Design apb_wrapper, start of the top module:
module apb_wrapper#(parameter addr_width = 5, data_width = 16)(
    input bit pclk,                   
    input bit preset_n,               
    input logic transfer,  
    input logic [addr_width - 1 : 0] apb_paddr,  
    input logic [data_width - 1 : 0] apb_pwdata,  
    input logic apb_control ,         
    output logic [data_width - 1 : 0] apb_spwdata,   
    output logic [data_width - 1 : 0] apb_prdata  
    );
export LEC_CHECK = 0
export ABC_AREA = 1
export CAP_MARGIN = 20
export CORE_ASPECT_RATIO = 0.59
export CORE_MARGIN = 4
export CORE_UTILIZATION = 36
export CTS_CLUSTER_SIZE = 53
export MIN_ROUTING_LAYER = met2
export SLEW_MARGIN = 40
create_clock -name core_clock -period 5.68 [get_ports {pclk}]
run.sh (not shown) runs the stock make flow with config.mk's settings and CLKGATE_MAP_FILE=.
The baseline produced a clean layout.
Next try:
ABC_AREA = not set   (was 1)
CORE_ASPECT_RATIO = not set   (was 0.59)
CORE_MARGIN = 2   (was 4)
CORE_UTILIZATION = 40   (was 36)
CTS_CLUSTER_SIZE = not set   (was 53)
MIN_ROUTING_LAYER = not set   (was met2)
SLEW_MARGIN = 20   (was 40)
clock period = 5.0 ns   (was 5.68 ns; I/O delays follow)
The new run completed without violations.
Setup slack gets worse by 0.60 ns.
Die area came out lower by about a fifth.
Sequential cell count does not change.
Cell area goes down by a few percent.
Via count drops by well over a third.
Global-route usage fell by 11 points.
Power came out higher by about a fifth.
Register-to-register slack is worse by 0.37 ns.
Synthesized cell count drops by well over a third.
Cell count is lower by a quarter to a third.
Wire length drops by about a fifth.
Next try:
CORE_UTILIZATION = 72   (was 40)
SETUP_SLACK_MARGIN = -0.29   (was not set)
clock period = 3.6 ns   (was 5.0 ns; I/O delays follow)
The new run finished clean.
Total power rises by a quarter to a third.
Global-route usage rises by 17 points.
Worst hold slack got worse by 0.25 ns.
Utilization rises by 37 points.
Cell count falls by roughly a tenth.
Die area falls by well over a third.
Sequential share of layout area rises by 0.88 points.
Synthesized area does not change.
Wire length stays flat.
Clock power rises by about a fifth.

========
== red ==
apb_wrapper again, from the RTL that the note above started with.
make LEC_CHECK=0 CAP_MARGIN=20 CORE_MARGIN=2 CORE_UTILIZATION=70 SLEW_MARGIN=20 finish   # period 4.15 ns
diff inputs: red => blue
# red
export LEC_CHECK = 0
export CAP_MARGIN = 20
export CORE_MARGIN = 2
export CORE_UTILIZATION = 70
export SLEW_MARGIN = 20
create_clock -name core_clock -period 4.15 [get_ports {pclk}]
# blue
export LEC_CHECK = 0
export CAP_MARGIN = 20
export CORE_MARGIN = 2
export CORE_UTILIZATION = 40
export SLEW_MARGIN = 20
create_clock -name core_clock -period 3.86 [get_ports {pclk}]
## What came out
Per the final summary, blue finished and its layout is clean on timing, DRC and antenna.
red → blue: total power higher, power density relative to cell area higher, via count lower, post-placement setup slack lower, floorplan core density lower.
Going from red to blue, the diode insertion count for antenna repair was found to have gone down by 1.

========
Starting RTL as in the previous note.
==> flow/config.mk <==
export PLATFORM = sky130hd
export DESIGN_NAME = apb_wrapper
export DESIGN_NICKNAME = apb_wrapper
export VERILOG_FILES = /design/flow/design.v
export SDC_FILE = /design/flow/constraint.sdc
export NUM_CORES = 4
export LEC_CHECK = 0
export CAP_MARGIN = 20
export CORE_MARGIN = 2
export CORE_UTILIZATION = 58
export CTS_CLUSTER_DIAMETER = 48
export PLACE_DENSITY = 0.69
export SETUP_SLACK_MARGIN = 0.68
export SLEW_MARGIN = 20
export TNS_END_PERCENT = 5
==> flow/constraint.sdc <==
create_clock -name core_clock -period 3.35 [get_ports {pclk}]
set_input_delay 0.6700 -clock core_clock [delete_from_list [all_inputs] [get_ports {pclk}]]
set_output_delay 0.6700 -clock core_clock [all_outputs]
set_load 0.01 [all_outputs]
Rerun with:
- CORE_UTILIZATION: 58 -> 52
- CTS_CLUSTER_DIAMETER: 48 -> default
- PLACE_DENSITY: 0.69 -> default
- SETUP_SLACK_MARGIN: 0.68 -> default
- TNS_END_PERCENT: 5 -> default
- clock period: 3.35 -> 4.09 ns (I/O delays scaled with it)
Result: The new run finished with timing, DRC and antenna clean; critical path depth rose by 1; hold slack gains 160 ps; global-route usage fell by 2.5 points; design area went down slightly; die area went up by roughly a tenth; via count goes down by a few percent; worst setup slack gets better by 320 ps; synthesized cell count does not change; clock skew goes up by 15 ps; non-clock buffer count went down by 34.

========
== job 6998 ==
apb_wrapper again, from the RTL that the note above started with.
==> flow/design.v (excerpt) <==
module apb_wrapper#(parameter addr_width = 5, data_width = 16)(
    input bit pclk,                   
    input bit preset_n,               
    input logic transfer,  
    input logic [addr_width - 1 : 0] apb_paddr,  
    input logic [data_width - 1 : 0] apb_pwdata,  
    input logic apb_control ,         
    output logic [data_width - 1 : 0] apb_spwdata,   
    output logic [data_width - 1 : 0] apb_prdata  
    );
Settings: LEC_CHECK=0, ABC_AREA=1, CAP_MARGIN=20, CORE_MARGIN=2, CORE_UTILIZATION=70, CTS_CLUSTER_DIAMETER=163, PLACE_DENSITY_LB_ADDON=0.12, SETUP_SLACK_MARGIN=-0.11, SLEW_MARGIN=20; clock period 2.28 ns.
No crash in job 6998: every stage finished, but the layout fails its final checks due to setup timing.
Relative to job 6998, the following input files were edited for job 315:
# job 6998
export LEC_CHECK = 0
export ABC_AREA = 1
export CAP_MARGIN = 20
export CORE_MARGIN = 2
export CORE_UTILIZATION = 70
export CTS_CLUSTER_DIAMETER = 163
export PLACE_DENSITY_LB_ADDON = 0.12
export SETUP_SLACK_MARGIN = -0.11
export SLEW_MARGIN = 20
create_clock -name core_clock -period 2.28 [get_ports {pclk}]
# job 315
export LEC_CHECK = 0
export CAP_MARGIN = 20
export CORE_MARGIN = 2
export CORE_UTILIZATION = 10
export SLEW_MARGIN = 20
create_clock -name core_clock -period 5.06 [get_ports {pclk}]
Notes after the runs:
Job 315 reached the final stage; the timing, DRC and antenna checks on its layout passed. Part of the cycle the worst path needs came out lower on job 315 than on job 6998. Job 315 ended up with a lower total nets after synthesis than job 6998 did. A combinational family with the most area after synthesis of simple AND/OR/NAND/NOR gates is what job 6998 shows, while AND-OR/OR-AND gates belongs to job 315. Summary of job 315 over job 6998: logic gate share of total power moved down, number of detailed-route iterations in the first pass moved down, maximum clock skew at final layout moved up.
Inputs modified between job 315 and job 8686:
# job 315
export LEC_CHECK = 0
export CAP_MARGIN = 20
export CORE_MARGIN = 2
export CORE_UTILIZATION = 10
export SLEW_MARGIN = 20
create_clock -name core_clock -period 5.06 [get_ports {pclk}]
# job 8686
export LEC_CHECK = 0
export CAP_MARGIN = 20
export CORE_MARGIN = 2
export CORE_UTILIZATION = 70
export SETUP_SLACK_MARGIN = 0.83
export SLEW_MARGIN = 20
create_clock -name core_clock -period 3.1 [get_ports {pclk}]
Notes after the runs:
- Job 8686: done, clean on timing, DRC and antenna
- Higher total detailed-routing wirelength goes to job 315 over job 8686.
- Taking job 315 as the reference, in job 8686 number of cells in the design after placement went down 58%; net switching fraction of the power picked up an extra 0.21 points.
- Of the two candidates, job 315 has the worse summed area of non-filler cells in the final layout and job 8686 the better one.
- Job 8686 gives less setup slack of the critical path after layout than job 315 did.
- | count of vias placed by the detailed router | job 8686 vs job 315 | 10% higher |
- Higher sequential share of layout area was reported by job 8686, not job 315.
Changes in job 1222 relative to job 8686:
# job 8686
export LEC_CHECK = 0
export CAP_MARGIN = 20
export CORE_MARGIN = 2
export CORE_UTILIZATION = 70
export SETUP_SLACK_MARGIN = 0.83
export SLEW_MARGIN = 20
create_clock -name core_clock -period 3.1 [get_ports {pclk}]
# job 1222
export LEC_CHECK = 0
export CAP_MARGIN = 20
export CORE_MARGIN = 2
export CORE_UTILIZATION = 66
export SLEW_MARGIN = 20
create_clock -name core_clock -period 2.45 [get_ports {pclk}]
--- outcome ---
[flow] job 1222 | stages: complete | final checks: fail | reason: setup timing
Going from job 8686 to job 1222, total length of routed met2 wires decreased 1.6%, count of final setup violators went up 5, final critical delay including setup and external delays higher.
Comparing job 8686 against job 1222, there is no change at all in mapped cell area.
Per the comparison of job 1222 with job 8686, maximum frequency decreased 7.1%, area of the chip increased 5.9%, flip-flop and latch share of the layout cell area decreased 0.36 points, synthesized cell count essentially unchanged, clock buffer count from CTS increased 3.8%.
Inputs modified between job 1222 and job 9236:
# job 1222
export LEC_CHECK = 0
export CAP_MARGIN = 20
export CORE_MARGIN = 2
export CORE_UTILIZATION = 66
export SLEW_MARGIN = 20
create_clock -name core_clock -period 2.45 [get_ports {pclk}]
# job 9236
export LEC_CHECK = 0
export ABC_AREA = 1
export CAP_MARGIN = 20
export CORE_MARGIN = 2
export CORE_UTILIZATION = 70
export SLEW_MARGIN = 20
create_clock -name core_clock -period 2.28 [get_ports {pclk}]
Any difference in insertion delay to the later sink of the worst-skew pair between job 9236 and job 1222 is small enough to ignore. In job 9236 the implementation completed, yet the final layout does not meet the checks, the culprit being setup timing. Between job 1222 and job 9236, sequential share of cell area is lower for job 9236, job 1222 comes in above that. dut.prdata[6] as the worst setup path endpoint was reported by job 1222, and dut.prdata[9] by job 9236. On area growth from synthesis to layout: between job 1222 and job 9236, it ends up lower for job 9236.
#### Input delta (job 2142 over job 9236)
# job 9236
export LEC_CHECK = 0
export ABC_AREA = 1
export CAP_MARGIN = 20
export CORE_MARGIN = 2
export CORE_UTILIZATION = 70
export SLEW_MARGIN = 20
create_clock -name core_clock -period 2.28 [get_ports {pclk}]
# job 2142
export LEC_CHECK = 0
export ABC_AREA = 1
export CAP_MARGIN = 20
export CORE_MARGIN = 2
export CORE_UTILIZATION = 70
export SETUP_SLACK_MARGIN = 0.04
export SLEW_MARGIN = 20
create_clock -name core_clock -period 2.15 [get_ports {pclk}]
Findings:
Job 9236 and job 2142: no clean run. Every stage of job 9236 finished as expected; the final checks, on the other hand, flagged setup timing, which means the layout fails. Every stage of job 2142 finished as expected; the final checks, on the other hand, flagged setup timing, which means the layout fails. Going from job 9236 to job 2142, fmax shrank by more than 10%. Shortest clock period the worst path allows after layout for job 2142: 290 ps up relative to job 9236. Against job 9236, job 2142 comes in about 46% higher on count of non-CTS buffers in the layout. Diff job 9236 -> job 2142 | post-layout instance area | up by a little under 10%.
Power and IR drop assume default switching activity.
